==> flow/design.v <==
module single_stage_mult(clock, reset, 
                         product_in,  mplier_in,  mcand_in,  bmask_in,  inst_valid_in, dest_reg_in, NPC_in,
                         br_rec_en_1, br_rec_en_2, br_marker_1, br_marker_2, br_mispre_1, br_mispre_2,
                         product_out, mplier_out, mcand_out, bmask_out, inst_valid_out, dest_reg_out, NPC_out);
  input clock, reset, inst_valid_in;
  input [3:0]  bmask_in;
  input [63:0] product_in, mplier_in, mcand_in;
  input [5:0] dest_reg_in;
  input [63:0] NPC_in;
  input br_rec_en_1, br_rec_en_2;
  input [2:0] br_marker_1, br_marker_2;
  input br_mispre_1, br_mispre_2;
  output reg inst_valid_out;
  output reg [3:0]  bmask_out;
  output reg [63:0] mplier_out, mcand_out;
  output reg [5:0] dest_reg_out;
  output reg [63:0] NPC_out;
  output wire [63:0] product_out;
  reg  [63:0] prod_in_reg, partial_prod_reg;
  wire [63:0] partial_product, next_mplier, next_mcand;
  assign product_out = prod_in_reg + partial_prod_reg;
  assign partial_product = mplier_in[15:0] * mcand_in;
  assign next_mplier = {16'b0,mplier_in[63:16]};
  assign next_mcand = {mcand_in[47:0],16'b0};
  always @(posedge clock)
  begin
    prod_in_reg      <= product_in;
    partial_prod_reg <= partial_product;
    mplier_out       <= next_mplier;
    mcand_out        <= next_mcand;
  end
  reg next_inst_valid_out;
  reg [3:0] next_bmask_out;
  always@(*) begin
    next_inst_valid_out = inst_valid_in;
    next_bmask_out       = bmask_in;
    if( br_rec_en_1 & br_mispre_1 & bmask_in[br_marker_1] ) next_inst_valid_out = 0;
    else if( br_rec_en_2 & br_mispre_2 & bmask_in[br_marker_2] ) next_inst_valid_out = 0;
    if( br_rec_en_1 ) next_bmask_out[br_marker_1] = 0;
    if( br_rec_en_2 ) next_bmask_out[br_marker_2] = 0;
  end
  always@(posedge clock)
  begin
    if(reset) begin
      inst_valid_out <= 1'b0;
      bmask_out      <= 0;
      NPC_out        <= 0;
      dest_reg_out   <= 6'd31;
    end
    else begin
      inst_valid_out <= next_inst_valid_out;
      bmask_out      <= next_bmask_out;
      NPC_out        <= NPC_in;
      dest_reg_out   <= dest_reg_in;
    end
  end
endmodule
module eight_stage_mult(clock, reset,
                        mplier, mcand, bmask_in, inst_valid_in, dest_reg_in, NPC_in,
                        br_rec_en_1, br_rec_en_2, br_marker_1, br_marker_2, br_mispre_1, br_mispre_2,
                        bmask_out, product, inst_valid_out, dest_reg_out, NPC_out);
  input clock, reset, inst_valid_in;
  input [5:0] dest_reg_in;
  input [63:0] NPC_in;
  input [3:0]  bmask_in;
  input [63:0] mcand, mplier;
  input br_rec_en_1, br_rec_en_2;
  input [2:0] br_marker_1, br_marker_2;
  input br_mispre_1, br_mispre_2;
  output [3:0]  bmask_out;
  output [63:0] product;
  output inst_valid_out;
  output [5:0] dest_reg_out;
  output [63:0] NPC_out;
  wire [63:0] mcand_out, mplier_out;
  wire [(3*4) -1:0] internal_bmask;
  wire [(3*6) -1:0] internal_dest_reg;
  wire [(3*64)-1:0] internal_products, internal_mcands, internal_mpliers, internal_NPC;
  wire [(3*1)- 1:0] internal_inst_valid_outs;
  single_stage_mult mstage [3:0] 
    (.clock(clock),
     .reset(reset),
     .product_in({internal_products,64'h0}),
     .mplier_in({internal_mpliers,mplier}),
     .mcand_in({internal_mcands,mcand}),
     .bmask_in({internal_bmask, bmask_in}),
     .inst_valid_in({internal_inst_valid_outs,inst_valid_in}),
     .dest_reg_in({internal_dest_reg, dest_reg_in}),
     .NPC_in({internal_NPC, NPC_in}),
     .br_rec_en_1(br_rec_en_1),
     .br_rec_en_2(br_rec_en_2),
     .br_marker_1(br_marker_1),
     .br_marker_2(br_marker_2),
     .br_mispre_1(br_mispre_1),
     .br_mispre_2(br_mispre_2),
     .product_out({product,internal_products}),
     .mplier_out({mplier_out,internal_mpliers}),
     .mcand_out({mcand_out,internal_mcands}),
     .bmask_out({bmask_out, internal_bmask}),
     .inst_valid_out({inst_valid_out,internal_inst_valid_outs}),
     .dest_reg_out({dest_reg_out, internal_dest_reg}),
     .NPC_out({NPC_out, internal_NPC})
    );
endmodule
==> flow/run.sh <==
#!/bin/bash
# the make line also repeats each setting of config.mk as NAME=value (left out here)
make -C /OpenROAD-flow-scripts/flow DESIGN_CONFIG=/design/flow/config.mk WORK_HOME=/design/flow/orfs CLKGATE_MAP_FILE= finish
==> flow/config.mk <==
export PLATFORM = sky130hd
export DESIGN_NAME = eight_stage_mult
export DESIGN_NICKNAME = eight_stage_mult
export VERILOG_FILES = /design/flow/design.v
export SDC_FILE = /design/flow/constraint.sdc
export NUM_CORES = 4
export LEC_CHECK = 0
export CAP_MARGIN = 20
export CORE_MARGIN = 2
export CORE_UTILIZATION = 60
export HOLD_SLACK_MARGIN = 0.3
export SETUP_SLACK_MARGIN = 1.21
export SLEW_MARGIN = 20
export TNS_END_PERCENT = 40
==> flow/constraint.sdc <==
create_clock -name core_clock -period 5.41 [get_ports {clock}]
set_input_delay 1.0820 -clock core_clock [delete_from_list [all_inputs] [get_ports {clock}]]
set_output_delay 1.0820 -clock core_clock [all_outputs]
set_load 0.01 [all_outputs]
==> flow_metrics.tcl, run 1 <==
# implementation run metrics
set metrics [dict create \
    common_cells "inv_1, fa_1, nand2_1" \
    path_class "primary input to flop" \
    nFillCells 9775 \
    post_dp_cell_area_mm2 0.09788 \
    drt_wl_total_mm 251.6 \
    finalWeightedCongestion 0.9942 \
    dr.pass1.iters 6 \
    ys_seq_elements 844 \
    fp-utilization_pct 60.61 \
    worstRegToRegCells 27 \
    slew_headroom_pct 21.39 \
    grt_pass1_wl_mm 390.8 \
    synthToLayoutAreaGrowth_pct 26.74 \
    slowest_stage "fa_2" \
    clk_pin_slew_ns 0.07 \
    failed_checks "negative setup slack" \
    synth.cellmix.compoundShare_pct 4.800 \
    warnings 43 \
    io_buffers 353 \
    tns_ns -73.31 \
    vias 65380 \
    ys_warn_count 1 \
    cts_buffers 88 \
    edf_count 0 \
    hold_path.class "flop to flop" \
    synth_top_area_share_pct 39.37 \
    fin_cells 12240 \
    fin_skew_ns 0.07457 \
    min_path_cells 0 \
    grt_max_degree 124 \
    antenna_found_initial 11 \
    drt_drc_violations_left 0 \
    ys_area_mm2 0.08478 \
    end_kind "flop" \
    dp_hpwl_mm 196.1 \
    syn_area_per_cell_um2 9.401 \
    crit_buf_inv 6 \
    critPathArrivalTime_ns 7.41 \
    synthArstFlopShare_pct 0 \
    ff_type "dfxtp_1" \
    timing.hold.ws_ns 0.3082 \
    outcome "finished with violations" \
    antenna_left 0 \
    fmax_mhz 147.7 \
    synth_cell_types 80 \
    rr_endpoint "mstage[1].partial_prod_reg[63]$_DFF_P_" \
    setup_violations 102 \
    htreeDepth 3 \
    finalHoldViolCount 0 \
    overflow 0 \
    adder_share_pct 45.17 \
    ys_sh_xor_pct 3.502 \
    dp_cells 11800 \
    fin_area_mm2 0.1074 \
    startpoint "mplier[4]" \
    cp_data_required_time_ns 6.05 \
    clk_path_buf_depth 3 \
    cpMostUsedCell "fa_1" \
    cts_sinks 844 \
    tightest_slew_ns 1.169 \
    setup_slack_ns -1.362 \
    rrSetupSlack_ns -1.21 \
    maxCapViolations 0 \
    cp-start-kind "primary input" \
    yosys-mux-area-fraction_pct 0.2125 \
    yosysSeqAreaShare_pct 19.93 \
    nNetsFinal 12570 \
    grt.total_usage_pct 35.00 \
    floorplan.nets 11290 \
    area_leaders "fa_1, dfxtp_1, inv_1" \
    ios 354 \
    min_period_over_period_pct 125.2 \
    fin_crit_ns 6.772 \
    coreArea_mm2 0.1399 \
    yosysCellCount 9018 \
    clk_latency_ns 0.74 \
    drtIter0Drc 4823 \
    via_per_inst 5.341 \
    synth_top_cell_by_area "fa_1" \
    holdPathEnd "mstage[3].prod_in_reg[22]$_DFF_P_" \
    grt_pass1_vias 70360 \
    critical-path-top-delay-family "adder cells" \
    cts_tree "done" \
    crit_end "mstage[0].partial_prod_reg[63]$_DFF_P_" \
    die_w_um 379.9 \
    cp_num_cells 25 \
    rsz0062_at_grt "true" \
    placementRows 137 \
    synthCells 9018 \
    chipArea_mm2 0.1443 \
    wire_per_inst_um 20.55 \
    synth_area_mm2 0.08478 \
    min_from "mstage[2].prod_in_reg[22]$_DFF_P_" \
    top_logic_kind "adder cells" \
    yosys.area_share.simple_pct 15.90 \
    maxSlewViolCount 0 \
    critPathMaxStageDelay_ns 0.57 \
    die_y_um 379.9 \
    root_buffer "clkbuf_16" \
    rr_startpoint "mstage[0].mcand_out[24]$_DFF_P_" \
    crit_path_max_fanout 7 \
    top_cell "inv_1" \
]
[stage by stage]
stage / util [%] / worst slack (ns)
floorplan: - / -1.468
global placement: 69.97 / -2.312
detailed placement: 69.97 / -2.463
CTS: 75.40 / -1.274
global route: 76.81 / -1.508
finish: 76.82 / -1.362
[per-layer routing]
layer	GRT usage [%]	vias up	part of all wire [%]
li1	-	28930	-
met1	43.58	32790	37
met3	8.226	743	9.3
met5	0	-	0.042
met4	15.59	16	5.4
met2	58.26	2898	48
[repair_timing]
| action | 4_1_cts | 5_1_grt |
|---|---|---|
| hold endpoints to repair | 4 | 0 |
| cloned | 26 | 5 |
| resized | 734 | 332 |
| hold buffers | 4 | 0 |
| pin swaps | 342 | 254 |
| setup endpoints to repair | 141 | 144 |
| buffers inserted | 162 | 79 |
[final cells by class]
type / instances / area (um2) / share of cell area [%]
antenna: 4 / 10.01 / 0.009316
clock buffer: 105 / 2336 / 2.174
clock inverter: 54 / 782.0 / 0.7278
inverter: 1868 / 7012 / 6.526
multi-input combinational: 5853 / 62040 / 57.74
sequential: 844 / 17040 / 15.86
tap: 1876 / 2347 / 2.185
timing repair buffer: 1636 / 15880 / 14.78
==> run 2: changes to the inputs <==
- CORE_UTILIZATION: 60 -> 72
- CTS_CLUSTER_SIZE: default -> 34
- HOLD_SLACK_MARGIN: 0.3 -> default
- PLACE_DENSITY: default -> 0.65
- SETUP_SLACK_MARGIN: 1.21 -> default
- TNS_END_PERCENT: 40 -> default
- clock period: 5.41 -> 6.04 ns (I/O delays scaled with it)
==> run 2 against run 1 <==
  * Still fails the layout checks on negative setup slack
  * Highest routed layer unchanged
  * Cell count is 3.7% lower
  * Utilization is 14 points higher
  * Die area is 16% lower
  * Critical path depth stayed put
==> flow_metrics.tcl, run 2 <==
# implementation run metrics
set metrics [dict create \
    outcome "finished with violations" \
    failed_checks "negative setup slack" \
    synth_area_mm2 0.08478 \
    overflow 0 \
    cts_hold_buf 0 \
    slew_headroom_pct 21.82 \
    rr_startpoint "mstage[0].mcand_out[20]$_DFF_P_" \
    cts_buffers 86 \
    dp_hpwl_mm 192.0 \
    drtIter0Drc 7850 \
    clk_path_buf_depth 3 \
    via_per_inst 6.085 \
    ff_type "dfxtp_1" \
    ys_seq_elements 844 \
    fmax_mhz 136.8 \
    rr_endpoint "mstage[1].partial_prod_reg[62]$_DFF_P_" \
    drt_drc_violations_left 0 \
    yosysCellCount 9018 \
    yosys-mux-area-fraction_pct 0.2125 \
    maxSlewViolCount 0 \
    worstRegToRegCells 26 \
    finalWeightedCongestion 1.028 \
    nNetsFinal 12460 \
    critical-path-top-delay-family "adder cells" \
    cp-start-kind "primary input" \
    chipArea_mm2 0.1205 \
    antenna_left 0 \
    final_core_util_pct 90.69 \
    grt.total_usage_pct 43.75 \
    coreArea_mm2 0.1165 \
    slowest_stage "fa_1" \
    startpoint "mplier[13]" \
    tns_ns -55.83 \
    maxCapViolations 0 \
    fin_area_mm2 0.1057 \
    yosys.area_share.simple_pct 15.90 \
    placementRows 125 \
    io_buffers 353 \
    min_path_cells 0 \
    floorplan.nets 11290 \
    synthCells 9018 \
    synth_cell_types 80 \
    ys_sh_xor_pct 3.502 \
    antenna_found_initial 17 \
    fp-utilization_pct 72.76 \
    rsz0062_at_grt "true" \
    warnings 43 \
    synth_top_area_share_pct 39.37 \
    cp_data_required_time_ns 6.70 \
    dr.pass1.iters 9 \
    cp_num_cells 25 \
    common_cells "inv_1, fa_1, nand2_1" \
    fin_crit_ns 7.311 \
    crit_buf_inv 8 \
    clk_latency_ns 0.79 \
    synth.cellmix.compoundShare_pct 4.800 \
    drt_wl_total_mm 293.8 \
    adder_share_pct 45.17 \
    area_leaders "fa_1, dfxtp_1, inv_1" \
    edf_count 0 \
    cts_sinks 844 \
    rrSetupSlack_ns -0.95 \
    yosysSeqAreaShare_pct 19.93 \
    holdPathEnd "mstage[1].mplier_out[2]$_DFF_P_" \
    top_logic_kind "adder cells" \
    grt_max_degree 150 \
    crit_path_max_fanout 12 \
    syn_area_per_cell_um2 9.401 \
    top_cell "inv_1" \
    setup_violations 90 \
    htreeDepth 3 \
    ys_area_mm2 0.08478 \
    tightest_slew_ns 1.173 \
    die_w_um 347.1 \
    setup_slack_ns -1.271 \
    ios 354 \
    root_buffer "clkbuf_16" \
    min_from "mstage[0].mplier_out[18]$_DFF_P_" \
    synthArstFlopShare_pct 0 \
    critPathArrivalTime_ns 7.97 \
    clk_pin_slew_ns 0.06 \
    wire_per_inst_um 24.93 \
    die_y_um 347.1 \
    post_dp_cell_area_mm2 0.09652 \
    min_period_over_period_pct 121.0 \
    end_kind "flop" \
    critPathMaxStageDelay_ns 0.85 \
    synthToLayoutAreaGrowth_pct 24.65 \
    synth_top_cell_by_area "fa_1" \
    cts_tree "done" \
    grt_pass1_vias 75610 \
    ys_warn_count 1 \
    finalHoldViolCount 0 \
    fin_skew_ns 0.07720 \
    hold_path.class "flop to flop" \
    grt_pass1_wl_mm 405.1 \
    vias 71710 \
    path_class "primary input to flop" \
    crit_end "mstage[0].partial_prod_reg[61]$_DFF_P_" \
]
-- run 2: repair_timing --
item | CTS | global route
endpoints found under the hold margin | 0 | 0
cloned | 16 | 11
buffers inserted | 138 | 127
setup endpoints to repair | 91 | 88
pin swaps | 204 | 351
resized | 467 | 566
-- run 2: per-layer routing --
metal | up-vias | share of wire [%] | GRT usage [%]
li1 | 28700 | - | -
met1 | 34610 | 31 | 49.14
met2 | 5943 | 46 | 72.78
met3 | 2441 | 13 | 12.68
met4 | 18 | 10 | 28.92
met5 | - | 0.12 | 0
-- run 2: layout make-up --
class | count | area (um2)
flip-flops and latches | 844 | 17030
repair buffers | 1529 | 14850
clock buffers | 106 | 2337
fillers | 4636 | 10850
well taps | 1524 | 1907
clock inverters | 52 | 664.4
diodes | 10 | 25.02
multi-input cells | 5853 | 61840
inverters | 1868 | 7012
-- run 2: through the flow --
stage | cells | hold WS [ns] | worst slack (ns)
4_1_cts | 11660 | 0.3216 | -0.8215
2_1_floorplan | 9018 | 0.3096 | -0.9641
5_1_grt | 11780 | 0.3182 | -1.285
6_report | 11790 | 0.3207 | -1.271
3_5_place_dp | 11350 | 0.3121 | -2.070
3_3_place_gp | 11350 | 0.3104 | -1.877
==> run 3: changes to the inputs <==
- CORE_UTILIZATION: 72 -> 40
- CTS_CLUSTER_SIZE: 34 -> default
- PLACE_DENSITY: 0.65 -> 0.6
- clock period: 6.04 -> 10.2 ns (I/O delays scaled with it)
==> run 3 against run 2 <==
  * The run now finishes clean
  * Utilization fell by 46 points
  * Routed wire length fell by 19%
  * Synthesized cell count did not move
  * Die area rose by 79%
  * Critical endpoint is now mstage[0].partial_prod_reg[60]$_DFF_P_
  * Largest cell class unchanged
==> flow_metrics.tcl, run 3 <==
# implementation run metrics
set metrics [dict create \
    outcome "finished clean" \
    synthArstFlopShare_pct 0 \
    tns_ns 0 \
    fp-utilization_pct 40.33 \
    ys_sh_xor_pct 3.502 \
    fin_skew_ns 0.06681 \
    fmax_mhz 109.4 \
    top_cell "inv_1" \
    floorplan.nets 11290 \
    coreArea_mm2 0.2102 \
    clk_path_buf_depth 3 \
    drtIter0Drc 4182 \
    dr.pass1.iters 5 \
    drt_wl_total_mm 238.6 \
    chipArea_mm2 0.2156 \
    nFillCells 20080 \
    rrSetupSlack_ns 1.70 \
    timing.hold.ws_ns 0.2764 \
    fin_cells 12070 \
    root_buffer "clkbuf_16" \
    ios 354 \
    dp_cells 11880 \
    rsz0062_at_grt "false" \
    die_w_um 464.4 \
    clk_latency_ns 0.75 \
    cts_setup_buffers 0 \
    ys_seq_elements 844 \
    overflow 0 \
    rr_endpoint "mstage[1].partial_prod_reg[62]$_DFF_P_" \
    dp_hpwl_mm 184.6 \
    post_dp_cell_area_mm2 0.09109 \
    wire_per_inst_um 19.77 \
    slowest_stage "clkdlybuf4s50_1" \
    min_period_over_period_pct 89.62 \
    grt_max_degree 115 \
    path_class "primary input to flop" \
    synth_cell_types 80 \
    rr_startpoint "mstage[0].mcand_out[23]$_DFF_P_" \
    min_from "mstage[0].partial_prod_reg[59]$_DFF_P_" \
    cts_tree "done" \
    yosys.area_share.simple_pct 15.90 \
    synth_top_area_share_pct 39.37 \
    cp_data_required_time_ns 10.77 \
    finalWeightedCongestion 0.9334 \
    maxSlewViolCount 0 \
    via_per_inst 5.004 \
    antenna_left 0 \
    synthToLayoutAreaGrowth_pct 11.63 \
    fin_area_mm2 0.09464 \
    critPathArrivalTime_ns 9.71 \
    common_cells "inv_1, fa_1, nand2_1" \
    synth_top_cell_by_area "fa_1" \
    holdPathEnd "mstage[1].prod_in_reg[59]$_DFF_P_" \
    setup_slack_ns 1.059 \
    startpoint "mcand[25]" \
    htreeDepth 3 \
    grt_pass1_wl_mm 378.0 \
    tightest_slew_ns 1.194 \
    cts_buffers 96 \
    synth.cellmix.compoundShare_pct 4.800 \
    edf_count 0 \
    die_y_um 464.4 \
    maxCapViolations 0 \
    place_ws_ns 0.4449 \
    clk_pin_slew_ns 0.06 \
    crit_path_max_fanout 16 \
    ys_area_mm2 0.08478 \
    cp_num_cells 24 \
    ys_warn_count 1 \
    crit_end "mstage[0].partial_prod_reg[60]$_DFF_P_" \
    yosysCellCount 9018 \
    cts_hold_buf 0 \
    grt_pass1_vias 66420 \
    min_path_cells 0 \
    post_cts_resized 0 \
    cp-start-kind "primary input" \
    adder_share_pct 45.17 \
    critPathMaxStageDelay_ns 1.15 \
    hold_path.class "flop to flop" \
    antenna_found_initial 13 \
    vias 60390 \
    ff_type "dfxtp_1" \
    placementRows 168 \
    worstRegToRegCells 25 \
    crit_buf_inv 6 \
    grt.total_usage_pct 22.56 \
    area_leaders "fa_1, dfxtp_1, inv_1" \
    nNetsFinal 11450 \
    synthCells 9018 \
    setup_violations 0 \
    syn_area_per_cell_um2 9.401 \
    critical-path-top-delay-family "adder cells" \
    synth_area_mm2 0.08478 \
    cts_sinks 844 \
    slew_headroom_pct 20.27 \
    yosys-mux-area-fraction_pct 0.2125 \
    fin_crit_ns 9.141 \
    cpMostUsedCell "fa_1" \
    warnings 35 \
    io_buffers 353 \
    top_logic_kind "adder cells" \
    yosysSeqAreaShare_pct 19.93 \
    finalHoldViolCount 0 \
    drt_drc_violations_left 0 \
    path_cells "clkdlybuf4s50_1 -> nand2_1 -> fa_1 -> inv_1 -> fa_1 -> inv_1 -> fa_1 -> inv_1 -> fa_1 -> fa_1 -> inv_1 -> fa_1 -> inv_1 -> ha_1 -> nand4_1 -> or2_1 -> nor3_1 -> o211ai_1 -> nor4b_1 -> o21a_1 -> nor3_1 -> a211o_1 -> a21oi_1 -> xnor2_1" \
    end_kind "flop" \
]
==> run 3: final cells by class <==
class	count	area, um2	share of cell area, %
timing repair buffer	509	4681	4.946
inverter	1868	7012	7.409
clock inverter	65	952.2	1.006
multi-input combinational	5853	58990	62.33
sequential	844	16900	17.86
clock buffer	114	2560	2.705
antenna	11	27.53	0.02909
tap	2805	3510	3.709
==> run 3: metal layers <==
layer,GRT usage [%],wire length [um],vias up,share of wire (%)
li1,-,-,26660,-
met1,29.10,98160,30820,41
met2,37.68,112500,2384,47
met3,4.562,19270,516,8.1
met4,7.733,8578,12,3.6
met5,0,85,-,0.036
==> run 3: per-stage QoR <==
step	utilization [%]
final	45.02
after floorplan	-
after CTS	45.01
after global routing	45.01
after detailed placement	43.34
after global placement	43.34
==> run 4: changes to the inputs <==
- CAP_MARGIN: 20 -> 5
- CORE_UTILIZATION: 40 -> 72
- CTS_CLUSTER_DIAMETER: default -> 317
- CTS_CLUSTER_SIZE: default -> 34
- PLACE_DENSITY: 0.6 -> 0.65
- SETUP_SLACK_MARGIN: default -> 1.7
- clock period: 10.2 -> 6.04 ns (I/O delays scaled with it)
==> run 4 against run 3 <==
  * Synthesized cell count stayed put
  * The flow now stops in 5_1_grt
  * Die area is 44% lower
  * Synthesized area stayed put
==> flow_metrics.tcl, run 4 <==
# flow metrics
set metrics [dict create \
    syn_area_per_cell_um2 9.401 \
    ys_area_mm2 0.08478 \
    outcome "did not finish" \
    dp_hpwl_mm 190.8 \
    cts_hold_buf 0 \
    cts_buffers 28 \
    yosysSeqAreaShare_pct 19.93 \
    synth_top_area_share_pct 39.37 \
    synth_area_mm2 0.08478 \
    ys_seq_elements 844 \
    top_logic_kind "adder cells" \
    synth_cell_types 80 \
    synthArstFlopShare_pct 0 \
    haltStage "5_1_grt" \
    area_leaders "fa_1, dfxtp_1, inv_1" \
    root_buffer "clkbuf_16" \
    htreeDepth 1 \
    fp-utilization_pct 72.76 \
    synth.cellmix.compoundShare_pct 4.800 \
    ios 354 \
    chipArea_mm2 0.1205 \
    finalWeightedCongestion 1.038 \
    post_dp_cell_area_mm2 0.09704 \
    cts_sinks 844 \
    yosysCellCount 9018 \
    coreArea_mm2 0.1165 \
    top_cell "inv_1" \
    yosys-mux-area-fraction_pct 0.2125 \
    ys_warn_count 1 \
    adder_share_pct 45.17 \
    synth_top_cell_by_area "fa_1" \
    floorplan.nets 11290 \
    ys_sh_xor_pct 3.502 \
    die_y_um 347.1 \
    placementRows 125 \
    yosys.area_share.simple_pct 15.90 \
    clk_path_buf_depth 3 \
    io_buffers 353 \
    common_cells "inv_1, fa_1, nand2_1" \
    edf_count 0 \
    ff_type "dfxtp_1" \
    die_w_um 347.1 \
    synthCells 9018 \
]
run 4: through the flow:
step	cells	setup WS, ns
CTS	11660	-0.6846
floorplan	9018	-0.9641
detailed placement	11390	-2.077
global placement	11390	-2.014
run 4: what timing repair did:
action	CTS
buffers inserted	204
gates cloned	33
setup endpoints to repair	141
pin swaps	353
resized	759
==> run 5: changes to the inputs <==
- CAP_MARGIN: 5 -> 20
- CORE_UTILIZATION: 72 -> 40
- CTS_CLUSTER_DIAMETER: 317 -> default
- CTS_CLUSTER_SIZE: 34 -> default
- PLACE_DENSITY: 0.65 -> 0.6
- SETUP_SLACK_MARGIN: 1.7 -> 1.07
- clock period: 6.04 -> 8.44 ns (I/O delays scaled with it)
==> run 5 against run 4 <==
  * The run now finishes clean
  * Synthesized area is the same
  * Synthesized cell count stayed put
  * Die area is 79% higher
==> flow_metrics.tcl, run 5 <==
# implementation run metrics
set metrics [dict create \
    outcome "finished clean" \
    cpMostUsedCell "fa_1" \
    finalWeightedCongestion 0.9475 \
    min_from "mstage[0].partial_prod_reg[36]$_DFF_P_" \
    cp_data_required_time_ns 9.14 \
    adder_share_pct 45.17 \
    root_buffer "clkbuf_16" \
    rsz0062_at_grt "true" \
    common_cells "inv_1, fa_1, nand2_1" \
    syn_area_per_cell_um2 9.401 \
    top_logic_kind "adder cells" \
    yosysCellCount 9018 \
    critPathMaxStageDelay_ns 0.54 \
    cts_buffers 99 \
    critical-path-top-delay-family "adder cells" \
    warnings 38 \
    end_kind "flop" \
    area_leaders "fa_1, dfxtp_1, inv_1" \
    setup_slack_ns 1.073 \
    wl_met2_mm 119.3 \
    worstRegToRegCells 24 \
    ys_area_mm2 0.08478 \
    wire_per_inst_um 20.05 \
    grt_pass1_vias 66240 \
    ff_type "dfxtp_1" \
    setup_violations 0 \
    synth_top_area_share_pct 39.37 \
    htreeDepth 3 \
    m1WireLength_mm 101.6 \
    crit_path_max_fanout 5 \
    ys_seq_elements 844 \
    cts_sinks 844 \
    synth_cell_types 80 \
    clk_pin_slew_ns 0.06 \
    rr_startpoint "mstage[0].mcand_out[25]$_DFF_P_" \
    tightest_slew_ns 1.123 \
    drt_drc_violations_left 0 \
    path_class "primary input to flop" \
    maxCapViolations 0 \
    synth_area_mm2 0.08478 \
    timing.hold.ws_ns 0.2547 \
    fmax_mhz 135.7 \
    startpoint "mcand[5]" \
    critPathArrivalTime_ns 8.07 \
    synth_top_cell_by_area "fa_1" \
    die_w_um 464.4 \
    antenna_left 0 \
    place_ws_ns -0.3088 \
    yosys-mux-area-fraction_pct 0.2125 \
    dr.pass1.iters 6 \
    vias 61450 \
    maxSlewViolCount 0 \
    yosys.area_share.simple_pct 15.90 \
    io_buffers 353 \
    antenna_found_initial 13 \
    floorplan.nets 11290 \
    overflow 0 \
    yosysSeqAreaShare_pct 19.93 \
    synthCells 9018 \
    coreArea_mm2 0.2102 \
    dr_wl_met3_mm 18.76 \
    ios 354 \
    ys_warn_count 1 \
    cp_num_cells 27 \
    dp_hpwl_mm 191.2 \
    synthToLayoutAreaGrowth_pct 16.95 \
    clk_latency_ns 0.76 \
    die_y_um 464.4 \
    holdPathEnd "mstage[1].prod_in_reg[36]$_DFF_P_" \
    fin_skew_ns 0.09299 \
    grt.total_usage_pct 22.88 \
    grt_pass1_wl_mm 382.7 \
    via_per_inst 4.966 \
    crit_end "mstage[0].partial_prod_reg[63]$_DFF_P_" \
    slew_headroom_pct 24.55 \
    top_cell "inv_1" \
    cp-start-kind "primary input" \
    drt_wl_total_mm 248.1 \
    ys_sh_xor_pct 3.502 \
    grt_max_degree 123 \
    hold_path.class "flop to flop" \
    rrSetupSlack_ns 1.33 \
    tns_ns 0 \
    crit_buf_inv 8 \
    fin_crit_ns 7.367 \
    nNetsFinal 11760 \
    fp-utilization_pct 40.33 \
    synth.cellmix.compoundShare_pct 4.800 \
    min_period_over_period_pct 87.29 \
    nFillCells 19770 \
    placementRows 168 \
    finalHoldViolCount 0 \
    rr_endpoint "mstage[1].partial_prod_reg[63]$_DFF_P_" \
    min_path_cells 0 \
    clk_path_buf_depth 3 \
    maxUsedRoutingLayer "met5" \
    edf_count 0 \
    cts_hold_buf 0 \
    synthArstFlopShare_pct 0 \
    chipArea_mm2 0.2156 \
    slowest_stage "fa_2" \
    drtIter0Drc 3946 \
    cts_tree "done" \
]
-- run 5: layer usage --
| layer | global-route usage [%] | up-vias |
|---|---|---|
| li1 | - | 27300 |
| met1 | 30.02 | 31360 |
| met2 | 38.81 | 2298 |
| met3 | 3.806 | 480 |
| met4 | 6.646 | 10 |
| met5 | 0 | - |
-- run 5: cell type report --
| type | instances | area (um2) | area share (%) |
|---|---|---|---|
| Clock inverter | 58 | 847.1 | 0.8544 |
| Tap cell | 2805 | 3510 | 3.540 |
| Inverter | 1868 | 7012 | 7.072 |
| Timing Repair Buffer | 816 | 8205 | 8.276 |
| Multi-Input combinational cell | 5853 | 59860 | 60.38 |
| Sequential cell | 844 | 16980 | 17.12 |
| Clock buffer | 126 | 2719 | 2.742 |
| Antenna cell | 5 | 12.51 | 0.01262 |
-- run 5: timing repair --
action,in CTS,in global routing
buffers inserted,45,64
resized,124,285
pin swaps,43,106
setup endpoints to repair,33,32
cloned,6,12
-- run 5: stage by stage --
stage | utilization [%] | std cells | cell area, um2
after floorplan | - | 9018 | 85250
after global placement | 44.31 | 12060 | 93150
after detailed placement | 44.31 | 12060 | 93150
after CTS | 46.40 | 12290 | 97530
after global routing | 47.16 | 12370 | 99140
final | 47.16 | 12380 | 99140
==> run 6: changes to the inputs <==
- ABC_AREA: default -> 1
- CAP_MARGIN: 20 -> 40
- CELL_PAD_IN_SITES_GLOBAL_PLACEMENT: default -> 2
- CORE_UTILIZATION: 40 -> 20
- CTS_CLUSTER_SIZE: default -> 79
- HOLD_SLACK_MARGIN: default -> 0.05
- MAX_ROUTING_LAYER: default -> met4
- SETUP_SLACK_MARGIN: 1.07 -> default
- SLEW_MARGIN: 20 -> 40
- TNS_END_PERCENT: default -> 55
- clock period: 8.44 -> 9.0 ns (I/O delays scaled with it)
==> run 6 against run 5 <==
  * Clock-buffer cell count is 7 higher
  * Critical path depth is 5 lower
  * Register-to-register slack better by 0.71 ns
  * Non-clock buffer count is 183 lower
  * Routed wire length is 34% higher
  * Synthesized cell count is 27% higher
  * Synthesized area is 7.2% higher
  * Critical endpoint is now mstage[0].partial_prod_reg[35]$_DFF_P_
  * Largest cell class unchanged
==> flow_metrics.tcl, run 6 <==
# implementation run metrics
set metrics [dict create \
    antenna_left 0 \
    wire_per_inst_um 18.78 \
    cp_num_cells 22 \
    maxSlewViolCount 0 \
    synthCells 11440 \
    top_logic_kind "adder cells" \
    dr.pass1.iters 5 \
    fin_crit_ns 7.706 \
    top_cell "inv_1" \
    path_class "primary input to flop" \
    critPathArrivalTime_ns 8.39 \
    synth_area_mm2 0.09088 \
    die_w_um 678.1 \
    final_core_util_pct 23.40 \
    cts_buffers 110 \
    yosysSeqAreaShare_pct 18.59 \
    end_kind "flop" \
    setup_violations 0 \
    antenna_found_initial 33 \
    rr_startpoint "mstage[0].mplier_out[1]$_DFF_P_" \
    ys_area_mm2 0.09088 \
    critPathMaxStageDelay_ns 0.84 \
    area_leaders "fa_1, dfxtp_1, inv_1" \
    ys_seq_elements 844 \
    common_cells "inv_1, nand2_1, fa_1" \
    drt_wl_total_mm 332.7 \
    maxCapViolations 0 \
    synthArstFlopShare_pct 0 \
    via_per_inst 3.882 \
    crit_path_max_fanout 10 \
    io_buffers 353 \
    timing.hold.ws_ns 0.2820 \
    overflow 0 \
    rsz0062_at_grt "false" \
    drtIter0Drc 3433 \
    syn_area_per_cell_um2 7.947 \
    ys_warn_count 1 \
    clk_pin_slew_ns 0.06 \
    finalWeightedCongestion 0.8893 \
    drt_drc_violations_left 0 \
    critical-path-top-delay-family "adder cells" \
    cp-start-kind "primary input" \
    adder_share_pct 42.13 \
    placementRows 247 \
    slew_headroom_pct 42.47 \
    min_period_over_period_pct 85.63 \
    path_cells "clkdlybuf4s50_1 -> buf_4 -> nand2_1 -> fa_1 -> fa_1 -> fa_1 -> inv_1 -> fa_1 -> fa_1 -> inv_1 -> fa_1 -> inv_1 -> ha_1 -> nand2_1 -> nor2_1 -> inv_1 -> nor2_1 -> nor2_1 -> nand2_2 -> a21oi_1 -> buf_4 -> xnor2_1" \
    cp_data_required_time_ns 9.68 \
    clk_path_buf_depth 4 \
    grt.total_usage_pct 14.97 \
    cts_sinks 844 \
    grt_max_degree 104 \
    rr_endpoint "mstage[1].partial_prod_reg[63]$_DFF_P_" \
    crit_end "mstage[0].partial_prod_reg[35]$_DFF_P_" \
    coreArea_mm2 0.4524 \
    yosys-mux-area-fraction_pct 0 \
    min_from "mstage[0].partial_prod_reg[19]$_DFF_P_" \
    hold_path.class "flop to flop" \
    edf_count 0 \
    cpMostUsedCell "fa_1" \
    floorplan.nets 13710 \
    nNetsFinal 13910 \
    ys_sh_xor_pct 2.408 \
    worstRegToRegCells 23 \
    chipArea_mm2 0.4598 \
    outcome "finished clean" \
    min_path_cells 0 \
    fp-utilization_pct 20.09 \
    warnings 35 \
    holdPathEnd "mstage[1].prod_in_reg[19]$_DFF_P_" \
    fmax_mhz 129.8 \
    dp_hpwl_mm 272.8 \
    vias 68780 \
    cts_setup_buffers 0 \
    grt_pass1_vias 74300 \
    finalHoldViolCount 0 \
    die_y_um 678.1 \
    cts_hold_buf 0 \
    ff_type "dfxtp_1" \
    synth_cell_types 54 \
    slowest_stage "clkdlybuf4s50_1" \
    htreeDepth 3 \
    grt_pass1_wl_mm 501.5 \
    synth_top_cell_by_area "fa_1" \
    tightest_slew_ns 0.8629 \
    tns_ns 0 \
    startpoint "mcand[16]" \
    clk_latency_ns 0.87 \
    root_buffer "clkbuf_16" \
    yosysCellCount 11440 \
    post_dp_cell_area_mm2 0.1020 \
    synth.cellmix.compoundShare_pct 4.348 \
    synthToLayoutAreaGrowth_pct 16.52 \
    synth_top_area_share_pct 36.72 \
    rrSetupSlack_ns 2.04 \
    fin_area_mm2 0.1059 \
    cts_tree "done" \
    fin_skew_ns 0.08612 \
    post_cts_resized 0 \
    crit_buf_inv 7 \
    ios 354 \
    yosys.area_share.simple_pct 17.08 \
]
[run 6: final cells by class]
type / count / area [um2]
Clock buffer: 133 / 2989
Clock inverter: 62 / 830.8
Sequential cell: 844 / 16950
Timing Repair Buffer: 633 / 5853
Inverter: 3136 / 11770
Fill cell: 50500 / 346600
Multi-Input combinational cell: 6914 / 59980
Antenna cell: 18 / 45.04
Tap cell: 5976 / 7477
[run 6: layer usage]
metal / share of wire, % / up-vias / global-route usage [%] / wire length (um)
li1: - / 32830 / - / -
met1: 47 / 34670 / 19.77 / 155800
met2: 49 / 1043 / 25.31 / 161500
met3: 3.0 / 235 / 1.321 / 10100
met4: 1.6 / 0 / 2.392 / 5340
met5: 0 / - / - / 0
[run 6: stage by stage]
stage          setup slack [ns]  cells
6_report                  1.294  17720
5_1_grt                   1.018  17720
4_1_cts                   1.346  17700
3_5_place_dp             0.4692  17500
3_3_place_gp             0.1560  17500
2_1_floorplan             1.828  11440
==> run 7: changes to the inputs <==
- CAP_MARGIN: 40 -> 5
- CELL_PAD_IN_SITES_DETAIL_PLACEMENT: default -> 0
- CELL_PAD_IN_SITES_GLOBAL_PLACEMENT: 2 -> 0
- CORE_UTILIZATION: 20 -> 72
- CTS_CLUSTER_DIAMETER: default -> 191
- CTS_CLUSTER_SIZE: 79 -> 76
- GPL_ROUTABILITY_DRIVEN: default -> 1
- GPL_TIMING_DRIVEN: default -> 1
- HOLD_SLACK_MARGIN: 0.05 -> default
- PLACE_DENSITY: 0.6 -> 0.65
- SETUP_SLACK_MARGIN: default -> -0.16
- SLEW_MARGIN: 40 -> 20
- TNS_END_PERCENT: 55 -> default
- clock period: 9.0 -> 4.91 ns (I/O delays scaled with it)
==> run 7 against run 6 <==
  * The flow now stops in 5_1_grt
  * Die area is 72% lower
  * Synthesized cell count unchanged
  * Synthesized area unchanged
==> flow_metrics.tcl, run 7 <==
# flow metrics
set metrics [dict create \
    ys_warn_count 1 \
    coreArea_mm2 0.1254 \
    adder_share_pct 42.13 \
    cts_buffers 18 \
    ys_area_mm2 0.09088 \
    root_buffer "clkbuf_16" \
    dp_hpwl_mm 252.7 \
    synth.cellmix.compoundShare_pct 4.348 \
    synthArstFlopShare_pct 0 \
    ys_seq_elements 844 \
    cts_sinks 844 \
    top_logic_kind "adder cells" \
    ios 354 \
    common_cells "inv_1, nand2_1, fa_1" \
    finalWeightedCongestion 1.137 \
    die_y_um 359.3 \
    cts_hold_buf 0 \
    yosys.area_share.simple_pct 17.08 \
    outcome "did not finish" \
    haltStage "5_1_grt" \
    ys_sh_xor_pct 2.408 \
    synth_top_cell_by_area "fa_1" \
    ff_type "dfxtp_1" \
    yosys-mux-area-fraction_pct 0 \
    fp-utilization_pct 72.47 \
    grt.total_usage_pct 88.38 \
    clk_path_buf_depth 3 \
    synth_area_mm2 0.09088 \
    placementRows 130 \
    overflow 1534 \
    top_cell "inv_1" \
    io_buffers 353 \
    firstError "[ERROR GRT-0116] Global routing finished with congestion. Check the congestion regions in the DRC Viewer." \
    dp_cells 13960 \
    place_ws_ns -2.062 \
    area_leaders "fa_1, dfxtp_1, inv_1" \
    chipArea_mm2 0.1291 \
    yosysCellCount 11440 \
    floorplan.nets 13710 \
    die_w_um 359.3 \
    synth_cell_types 54 \
    edf_count 0 \
    syn_area_per_cell_um2 7.947 \
    synth_top_area_share_pct 36.72 \
    yosysSeqAreaShare_pct 18.59 \
    htreeDepth 1 \
    synthCells 11440 \
    post_dp_cell_area_mm2 0.1057 \
]
==> run 7: metal layers <==
layer | overflow | global-route usage [%]
met4 | 405 | 88.56
met1 | 118 | 85.51
met2 | 884 | 100.0
met3 | 127 | 77.19
met5 | - | -
==> run 7: repair_timing <==
| item | in CTS |
|---|---|
| setup buffers | 379 |
| pin swaps | 696 |
| resized | 1782 |
| endpoints found under the setup margin | 124 |
| gates cloned | 44 |
==> run 7: metrics by stage <==
stage / setup TNS, ns
CTS: -65.55
detailed placement: -150.61
global placement: -133.24
floorplan: -43.93
==> run 8: changes to the inputs <==
- CAP_MARGIN: 5 -> 20
- CELL_PAD_IN_SITES_DETAIL_PLACEMENT: 0 -> default
- CELL_PAD_IN_SITES_GLOBAL_PLACEMENT: 0 -> 2
- CORE_UTILIZATION: 72 -> 40
- CTS_CLUSTER_DIAMETER: 191 -> default
- CTS_CLUSTER_SIZE: 76 -> default
- GPL_ROUTABILITY_DRIVEN: 1 -> default
- GPL_TIMING_DRIVEN: 1 -> default
- HOLD_SLACK_MARGIN: default -> 0.05
- MAX_ROUTING_LAYER: met4 -> default
- PLACE_DENSITY: 0.65 -> 0.6
- SETUP_SLACK_MARGIN: -0.16 -> default
- clock period: 4.91 -> 9.0 ns (I/O delays scaled with it)
==> run 8 against run 7 <==
  * The run now finishes clean
  * Die area increased by 79%
  * Synthesized cell count unchanged
  * Synthesized area unchanged
==> flow_metrics.tcl, run 8 <==
# implementation run metrics
set metrics [dict create \
    outcome "finished clean" \
    synth.cellmix.compoundShare_pct 4.348 \
    worstRegToRegCells 19 \
    grt.total_usage_pct 27.41 \
    synth_cell_types 54 \
    tightest_slew_ns 1.124 \
    critPathArrivalTime_ns 8.83 \
    min_from "mstage[2].prod_in_reg[12]$_DFF_P_" \
    ys_area_mm2 0.09088 \
    maxCapViolations 0 \
    crit_buf_inv 6 \
    path_cells "clkdlybuf4s50_1 -> nand2_1 -> fa_1 -> inv_1 -> fa_1 -> inv_1 -> fa_1 -> inv_1 -> fa_1 -> fa_1 -> inv_1 -> fa_1 -> inv_1 -> ha_1 -> a21oi_1 -> o21ai_0 -> a21oi_1 -> o21bai_1 -> a21oi_1 -> nand2_1 -> xor2_1" \
    finalHoldViolCount 0 \
    clk_pin_slew_ns 0.06 \
    yosys-mux-area-fraction_pct 0 \
    top_cell "inv_1" \
    chipArea_mm2 0.2310 \
    cp_data_required_time_ns 9.63 \
    placementRows 174 \
    rr_endpoint "mstage[1].partial_prod_reg[53]$_DFF_P_" \
    end_kind "flop" \
    startpoint "mcand[31]" \
    ios 354 \
    tns_ns 0 \
    synthCells 11440 \
    yosysCellCount 11440 \
    antenna_left 0 \
    yosysSeqAreaShare_pct 18.59 \
    synth_area_mm2 0.09088 \
    ff_type "dfxtp_1" \
    vias 70110 \
    cts_setup_buffers 0 \
    yosys.area_share.simple_pct 17.08 \
    drtIter0Drc 4290 \
    wire_per_inst_um 21.21 \
    cp-start-kind "primary input" \
    synth_top_cell_by_area "fa_1" \
    crit_end "mstage[0].partial_prod_reg[45]$_DFF_P_" \
    cts_tree "done" \
    rrSetupSlack_ns 1.81 \
    overflow 0 \
    syn_area_per_cell_um2 7.947 \
    clk_path_buf_depth 3 \
    final_core_util_pct 45.06 \
    critPathMaxStageDelay_ns 0.94 \
    cts_sinks 844 \
    warnings 38 \
    area_leaders "fa_1, dfxtp_1, inv_1" \
    dr.pass1.iters 6 \
    dp_cells 14480 \
    finalWeightedCongestion 0.9283 \
    grt_pass1_vias 74790 \
    synthToLayoutAreaGrowth_pct 11.72 \
    fin_skew_ns 0.1236 \
    die_w_um 480.6 \
    edf_count 0 \
    adder_share_pct 42.13 \
    rsz0062_at_grt "false" \
    drt_wl_total_mm 311.4 \
    ys_seq_elements 844 \
    min_period_over_period_pct 91.15 \
    comb_area_mm2 0.05995 \
    fin_cells 14680 \
    setup_slack_ns 0.7966 \
    floorplan.nets 13710 \
    slowest_stage "clkdlybuf4s50_1" \
    synth_top_area_share_pct 36.72 \
    ys_warn_count 1 \
    root_buffer "clkbuf_16" \
    min_path_cells 0 \
    cts_hold_buf 0 \
    top_logic_kind "adder cells" \
    place_ws_ns 0.06918 \
    post_cts_resized 0 \
    clk_latency_ns 0.81 \
    grt_pass1_wl_mm 473.1 \
    critical-path-top-delay-family "adder cells" \
    fin_crit_ns 8.203 \
    setup_violations 0 \
    common_cells "inv_1, nand2_1, fa_1" \
    synthArstFlopShare_pct 0 \
    antenna_found_initial 23 \
    coreArea_mm2 0.2253 \
    nFillCells 22890 \
    cts_buffers 101 \
    htreeDepth 3 \
    ys_sh_xor_pct 2.408 \
    slew_headroom_pct 24.95 \
    nNetsFinal 13870 \
    crit_path_max_fanout 10 \
    drt_drc_violations_left 0 \
    holdPathEnd "mstage[3].prod_in_reg[12]$_DFF_P_" \
    die_y_um 480.6 \
    hold_path.class "flop to flop" \
    grt_max_degree 138 \
    cp_num_cells 21 \
    maxSlewViolCount 0 \
    via_per_inst 4.777 \
    io_buffers 353 \
    flop_area_mm2 0.01691 \
    fmax_mhz 121.9 \
    path_class "primary input to flop" \
    dp_hpwl_mm 254.7 \
    rr_startpoint "mstage[0].mplier_out[11]$_DFF_P_" \
    cpMostUsedCell "fa_1" \
    fp-utilization_pct 40.33 \
]
run 8: cell type report:
cell class | instances | share of cell area (%)
multi-input cells | 6914 | 59.05
flip-flops and latches | 844 | 16.66
inverters | 3136 | 11.59
repair buffers | 597 | 5.446
well taps | 2992 | 3.687
clock buffers | 136 | 2.786
clock inverters | 51 | 0.7567
diodes | 7 | 0.01725
run 8: through the flow:
stage	area (um2)	hold slack, ns
3_3_place_gp	97910	0.3103
5_1_grt	101500	0.2781
3_5_place_dp	97910	0.3121
4_1_cts	101500	0.2730
6_report	101500	0.2889
2_1_floorplan	90880	0.3096
run 8: per-layer routing:
layer | track usage, % | share of wire (%) | vias to the layer above
met5 | 0 | 0.030 | -
li1 | - | - | 32730
met3 | 3.555 | 5.0 | 345
met2 | 46.70 | 48 | 1790
met1 | 36.60 | 44 | 35230
met4 | 7.270 | 2.8 | 16
==> run 9: changes to the inputs <==
- ABC_AREA: 1 -> default
- CELL_PAD_IN_SITES_GLOBAL_PLACEMENT: 2 -> default
- CORE_UTILIZATION: 40 -> 60
- CTS_CLUSTER_SIZE: default -> 57
- HOLD_SLACK_MARGIN: 0.05 -> default
- PLACE_DENSITY: 0.6 -> default
- SETUP_SLACK_MARGIN: default -> -0.54
- clock period: 9.0 -> 5.41 ns (I/O delays scaled with it)
==> run 9 against run 8 <==
  * The layout now fails its checks (negative setup slack)
  * Non-clock buffer count grew 867
  * Clock skew shrank 0.054 ns
  * Cell count shrank 18%
  * Die area shrank 38%
  * Global-route usage grew 6.7 points
  * Synthesized area shrank 6.7%
  * Clock-buffer cell count shrank 25
  * Sequential cell count is the same
==> flow_metrics.tcl, run 9 <==
# implementation run metrics
set metrics [dict create \
    root_buffer "clkbuf_16" \
    fin_crit_ns 6.705 \
    setup_slack_ns -1.295 \
    nFillCells 10070 \
    outcome "finished with violations" \
    fin_cells 12070 \
    synth_top_cell_by_area "fa_1" \
    floorplan.nets 11290 \
    htreeDepth 3 \
    synthCells 9018 \
    drt_wl_total_mm 241.6 \
    grt.total_usage_pct 34.10 \
    dp_cells 11790 \
    min_path_cells 0 \
    wire_per_inst_um 20.02 \
    fmax_mhz 149.2 \
    io_buffers 353 \
    finalWeightedCongestion 1.005 \
    final_core_util_pct 75.18 \
    grt_pass1_vias 69570 \
    fp-utilization_pct 60.61 \
    coreArea_mm2 0.1399 \
    crit_end "mstage[1].partial_prod_reg[63]$_DFF_P_" \
    top_logic_kind "adder cells" \
    vias 63930 \
    slew_headroom_pct 21.49 \
    cp-start-kind "flop" \
    antenna_left 0 \
    holdPathEnd "mstage[2].mplier_out[5]$_DFF_P_" \
    ys_seq_elements 844 \
    finalHoldViolCount 0 \
    yosysCellCount 9018 \
    synth_area_mm2 0.08478 \
    crit_path_max_fanout 7 \
    ios 354 \
    path_class "flop to flop" \
    synth_top_area_share_pct 39.37 \
    grt_max_degree 142 \
    warnings 40 \
    drtIter0Drc 4526 \
    synth.cellmix.compoundShare_pct 4.800 \
    crit_buf_inv 8 \
    chipArea_mm2 0.1443 \
    clk_path_buf_depth 3 \
    cts_buffers 88 \
    yosysSeqAreaShare_pct 19.93 \
    common_cells "inv_1, fa_1, nand2_1" \
    worstRegToRegCells 27 \
    hold_path.class "flop to flop" \
    comb_area_mm2 0.06169 \
    critPathArrivalTime_ns 7.29 \
    placementRows 137 \
    cts_sinks 844 \
    via_per_inst 5.297 \
    cts_hold_buf 0 \
    yosys-mux-area-fraction_pct 0.2125 \
    cts_tree "done" \
    dp_hpwl_mm 192.8 \
    syn_area_per_cell_um2 9.401 \
    die_y_um 379.9 \
    min_period_over_period_pct 123.9 \
    dr.pass1.iters 9 \
    failed_checks "negative setup slack" \
    die_w_um 379.9 \
    adder_share_pct 45.17 \
    nNetsFinal 12390 \
    rr_endpoint "mstage[1].partial_prod_reg[63]$_DFF_P_" \
    tightest_slew_ns 1.165 \
    area_leaders "fa_1, dfxtp_1, inv_1" \
    rsz0062_at_grt "true" \
    critPathMaxStageDelay_ns 0.56 \
    grt_pass1_wl_mm 383.1 \
    overflow 0 \
    rr_startpoint "mstage[0].mplier_out[3]$_DFF_P_" \
    cp_data_required_time_ns 6.00 \
    ys_area_mm2 0.08478 \
    synthToLayoutAreaGrowth_pct 24.04 \
    maxCapViolations 0 \
    rrSetupSlack_ns -1.29 \
    startpoint "mstage[0].mplier_out[3]$_DFF_P_" \
    ys_sh_xor_pct 3.502 \
    flop_area_mm2 0.01703 \
    ys_warn_count 1 \
    yosys.area_share.simple_pct 15.90 \
    maxSlewViolCount 0 \
    drt_drc_violations_left 0 \
    cpMostUsedCell "inv_2" \
    end_kind "flop" \
    clk_latency_ns 0.73 \
    fin_skew_ns 0.06959 \
    edf_count 0 \
    synth_cell_types 80 \
    ff_type "dfxtp_1" \
    slowest_stage "fa_1" \
    setup_violations 99 \
    clk_pin_slew_ns 0.06 \
    top_cell "inv_1" \
    critical-path-top-delay-family "adder cells" \
    synthArstFlopShare_pct 0 \
    antenna_found_initial 7 \
    cp_num_cells 27 \
    min_from "mstage[1].mplier_out[21]$_DFF_P_" \
]
==> run 9: layout make-up <==
cell class              instances  share of cell area [%]
multi-input cells            5853                   58.66
flip-flops and latches        844                   16.19
repair buffers               1464                   13.26
inverters                    1868                   6.668
clock buffers                 111                   2.309
well taps                    1876                   2.232
clock inverters                50                  0.6758
diodes                          3                0.007139
==> run 9: what timing repair did <==
action	4_1_cts	5_1_grt
resized	714	279
endpoints found under the hold margin	0	0
pin swaps	260	229
gates cloned	17	4
endpoints found under the setup margin	92	80
buffers inserted	128	59
==> run 9: per-layer routing <==
| metal | global-route usage [%] | vias to the layer above | wire, um |
|---|---|---|---|
| li1 | - | 28590 | - |
| met1 | 42.68 | 32180 | 92070 |
| met2 | 57.57 | 2579 | 117400 |
| met3 | 8.114 | 570 | 21380 |
| met4 | 12.71 | 10 | 10590 |
| met5 | 0 | - | 225 |
==> run 9: metrics by stage <==
step	hold slack, ns	setup TNS, ns	area, um2	setup slack, ns
after global routing	0.2928	-81.55	105200	-1.455
after floorplan	0.3096	-54.22	86410	-1.468
after CTS	0.2800	-63.41	103800	-1.292
final	0.2848	-65.31	105200	-1.295
after detailed placement	0.3121	-152.09	97720	-2.643
after global placement	0.3100	-147.16	97720	-2.555
==> run 10: changes to the inputs <==
- CORE_UTILIZATION: 60 -> 72
- CTS_CLUSTER_SIZE: 57 -> 36
- PLACE_DENSITY: default -> 0.92
- SETUP_SLACK_MARGIN: -0.54 -> 1.99
- clock period: 5.41 -> 6.68 ns (I/O delays scaled with it)
==> run 10 against run 9 <==
  * The run now fails in 5_1_grt
  * Die area fell by 16%
  * Synthesized area stayed put
  * Synthesized cell count did not move
==> flow_metrics.tcl, run 10 <==
# flow metrics
set metrics [dict create \
    coreArea_mm2 0.1165 \
    firstError "[ERROR GRT-0116] Global routing finished with congestion. Check the congestion regions in the DRC Viewer." \
    overflow 11 \
    syn_area_per_cell_um2 9.401 \
    io_buffers 353 \
    synth.cellmix.compoundShare_pct 4.800 \
    top_cell "inv_1" \
    cts_buffers 86 \
    yosys.area_share.simple_pct 15.90 \
    clk_path_buf_depth 3 \
    yosys-mux-area-fraction_pct 0.2125 \
    fp-utilization_pct 72.76 \
    edf_count 0 \
    top_logic_kind "adder cells" \
    cts_sinks 844 \
    adder_share_pct 45.17 \
    ios 354 \
    common_cells "inv_1, fa_1, nand2_1" \
    root_buffer "clkbuf_16" \
    synthCells 9018 \
    chipArea_mm2 0.1205 \
    yosysCellCount 9018 \
    finalWeightedCongestion 1.025 \
    dp_hpwl_mm 194.7 \
    placementRows 125 \
    ys_area_mm2 0.08478 \
    synthArstFlopShare_pct 0 \
    post_dp_cell_area_mm2 0.09485 \
    synth_top_area_share_pct 39.37 \
    ff_type "dfxtp_1" \
    synth_top_cell_by_area "fa_1" \
    ys_warn_count 1 \
    dp_cells 11170 \
    yosysSeqAreaShare_pct 19.93 \
    area_leaders "fa_1, dfxtp_1, inv_1" \
    outcome "did not finish" \
    haltStage "5_1_grt" \
    grt.total_usage_pct 57.86 \
    synth_area_mm2 0.08478 \
    htreeDepth 3 \
    floorplan.nets 11290 \
    ys_seq_elements 844 \
    ys_sh_xor_pct 3.502 \
    place_ws_ns -1.626 \
    die_w_um 347.1 \
    die_y_um 347.1 \
    synth_cell_types 80 \
]
## run 10: metal layers
| metal | track usage (%) | GRT overflow |
|---|---|---|
| met1 | 56.46 | 0 |
| met2 | 81.46 | 2 |
| met3 | 35.60 | 1 |
| met4 | 57.25 | 8 |
| met5 | 10.52 | 0 |
## run 10: metrics by stage
stage	TNS (ns)
2_1_floorplan	-4.761
3_3_place_gp	-44.20
3_5_place_dp	-51.71
4_1_cts	-2.961
## run 10: what timing repair did
action | 4_1_cts
buffers inserted | 190
pin swaps | 332
hold buffers | 0
gates resized | 688
gates cloned | 19
setup endpoints to repair | 133
==> run 11: changes to the inputs <==
- CAP_MARGIN: 20 -> 5
- CTS_CLUSTER_SIZE: 36 -> 63
- MAX_ROUTING_LAYER: default -> met4
- PLACE_DENSITY: 0.92 -> 0.66
- SETUP_SLACK_MARGIN: 1.99 -> 1.78
- clock period: 6.68 -> 6.92 ns (I/O delays scaled with it)
==> run 11 against run 10 <==
  * Now fails the layout checks on negative setup slack
  * Die area is the same
  * Synthesized area is the same
  * Synthesized cell count is the same
==> flow_metrics.tcl, run 11 <==
# implementation run metrics
set metrics [dict create \
    crit_buf_inv 9 \
    cp-start-kind "primary input" \
    syn_area_per_cell_um2 9.401 \
    die_w_um 347.1 \
    crit_path_max_fanout 5 \
    synthToLayoutAreaGrowth_pct 22.30 \
    yosys-mux-area-fraction_pct 0.2125 \
    overflow 0 \
    fin_crit_ns 7.059 \
    via_per_inst 5.979 \
    warnings 40 \
    grt_max_degree 122 \
    critPathMaxStageDelay_ns 0.58 \
    maxCapViolations 0 \
    coreArea_mm2 0.1165 \
    drt_wl_total_mm 277.2 \
    slowest_stage "fa_1" \
    io_buffers 353 \
    floorplan.nets 11290 \
    placementRows 125 \
    cp_num_cells 27 \
    top_cell "inv_1" \
    cts_tree "done" \
    clk_path_buf_depth 3 \
    end_kind "flop" \
    nNetsFinal 12220 \
    rr_endpoint "mstage[1].partial_prod_reg[60]$_DFF_P_" \
    tightest_slew_ns 1.185 \
    drt_drc_violations_left 0 \
    fin_skew_ns 0.04255 \
    antenna_found_initial 14 \
    worstRegToRegCells 26 \
    rsz0062_at_grt "true" \
    critPathArrivalTime_ns 7.72 \
    crit_end "mstage[0].partial_prod_reg[63]$_DFF_P_" \
    synthArstFlopShare_pct 0 \
    slew_headroom_pct 20.89 \
    cts_sinks 844 \
    ys_area_mm2 0.08478 \
    grt_pass1_wl_mm 402.7 \
    vias 69100 \
    dr.pass1.iters 9 \
    rrSetupSlack_ns 0 \
    ff_type "dfxtp_1" \
    startpoint "mcand[34]" \
    yosys.area_share.simple_pct 15.90 \
    cp_data_required_time_ns 7.58 \
    clk_latency_ns 0.74 \
    rr_startpoint "mstage[0].mplier_out[4]$_DFF_P_" \
    finalWeightedCongestion 1.010 \
    grt_pass1_vias 74120 \
    synth_top_area_share_pct 39.37 \
    ios 354 \
    synthCells 9018 \
    path_class "primary input to flop" \
    drtIter0Drc 6938 \
    root_buffer "clkbuf_16" \
    fmax_mhz 141.7 \
    ys_warn_count 1 \
    adder_share_pct 45.17 \
    place_ws_ns -1.309 \
    cts_hold_buf 0 \
    grt.total_usage_pct 45.02 \
    maxSlewViolCount 0 \
    synth_area_mm2 0.08478 \
    top_logic_kind "adder cells" \
    min_path_cells 0 \
    min_period_over_period_pct 102.0 \
    yosysCellCount 9018 \
    finalHoldViolCount 0 \
    synth.cellmix.compoundShare_pct 4.800 \
    setup_slack_ns -0.1390 \
    critical-path-top-delay-family "adder cells" \
    chipArea_mm2 0.1205 \
    ys_sh_xor_pct 3.502 \
    setup_violations 14 \
    common_cells "inv_1, fa_1, nand2_1" \
    holdPathEnd "mstage[2].prod_in_reg[13]$_DFF_P_" \
    min_from "mstage[1].prod_in_reg[13]$_DFF_P_" \
    htreeDepth 3 \
    edf_count 0 \
    fp-utilization_pct 72.76 \
    yosysSeqAreaShare_pct 19.93 \
    clk_pin_slew_ns 0.06 \
    wire_per_inst_um 23.99 \
    failed_checks "negative setup slack" \
    synth_cell_types 80 \
    hold_path.class "flop to flop" \
    die_y_um 347.1 \
    area_leaders "fa_1, dfxtp_1, inv_1" \
    ys_seq_elements 844 \
    antenna_left 0 \
    dp_hpwl_mm 187.6 \
    synth_top_cell_by_area "fa_1" \
    outcome "finished with violations" \
    cts_buffers 87 \
]
[run 11: timing repair]
| action | in CTS | in global routing |
|---|---|---|
| endpoints found under the setup margin | 124 | 127 |
| setup buffers | 110 | 115 |
| cloned | 26 | 4 |
| gates resized | 393 | 587 |
| pin swaps | 164 | 312 |
[run 11: area by class of cell]
| class | instances | area, um2 |
|---|---|---|
| clock buffers | 116 | 2416 |
| fillers | 5203 | 12840 |
| inverters | 1868 | 7017 |
| clock inverters | 43 | 638.1 |
| well taps | 1524 | 1907 |
| multi-input cells | 5853 | 61740 |
| repair buffers | 1292 | 12850 |
| diodes | 17 | 42.54 |
| flip-flops and latches | 844 | 17070 |
[run 11: routing by layer]
layer | GRT usage [%] | vias up | part of all wire [%] | routed length, um
li1 | - | 28240 | - | -
met1 | 49.43 | 33780 | 32 | 87640
met3 | 13.09 | 1940 | 12 | 33780
met4 | 28.31 | 0 | 9.1 | 25110
met2 | 72.19 | 5136 | 47 | 130700
met5 | - | - | 0 | 0
[run 11: stage by stage]
step	cell area, um2	hold WS (ns)	cells	utilization [%]	TNS, ns
global placement	94650	0.3095	11130	81.23	-31.08
global route	103700	0.3236	11560	88.98	-3.666
floorplan	86200	0.3096	9018	-	-1.732
CTS	100400	0.3064	11420	86.20	0
detailed placement	94650	0.3121	11130	81.23	-34.28
finish	103700	0.3127	11560	88.98	-1.165
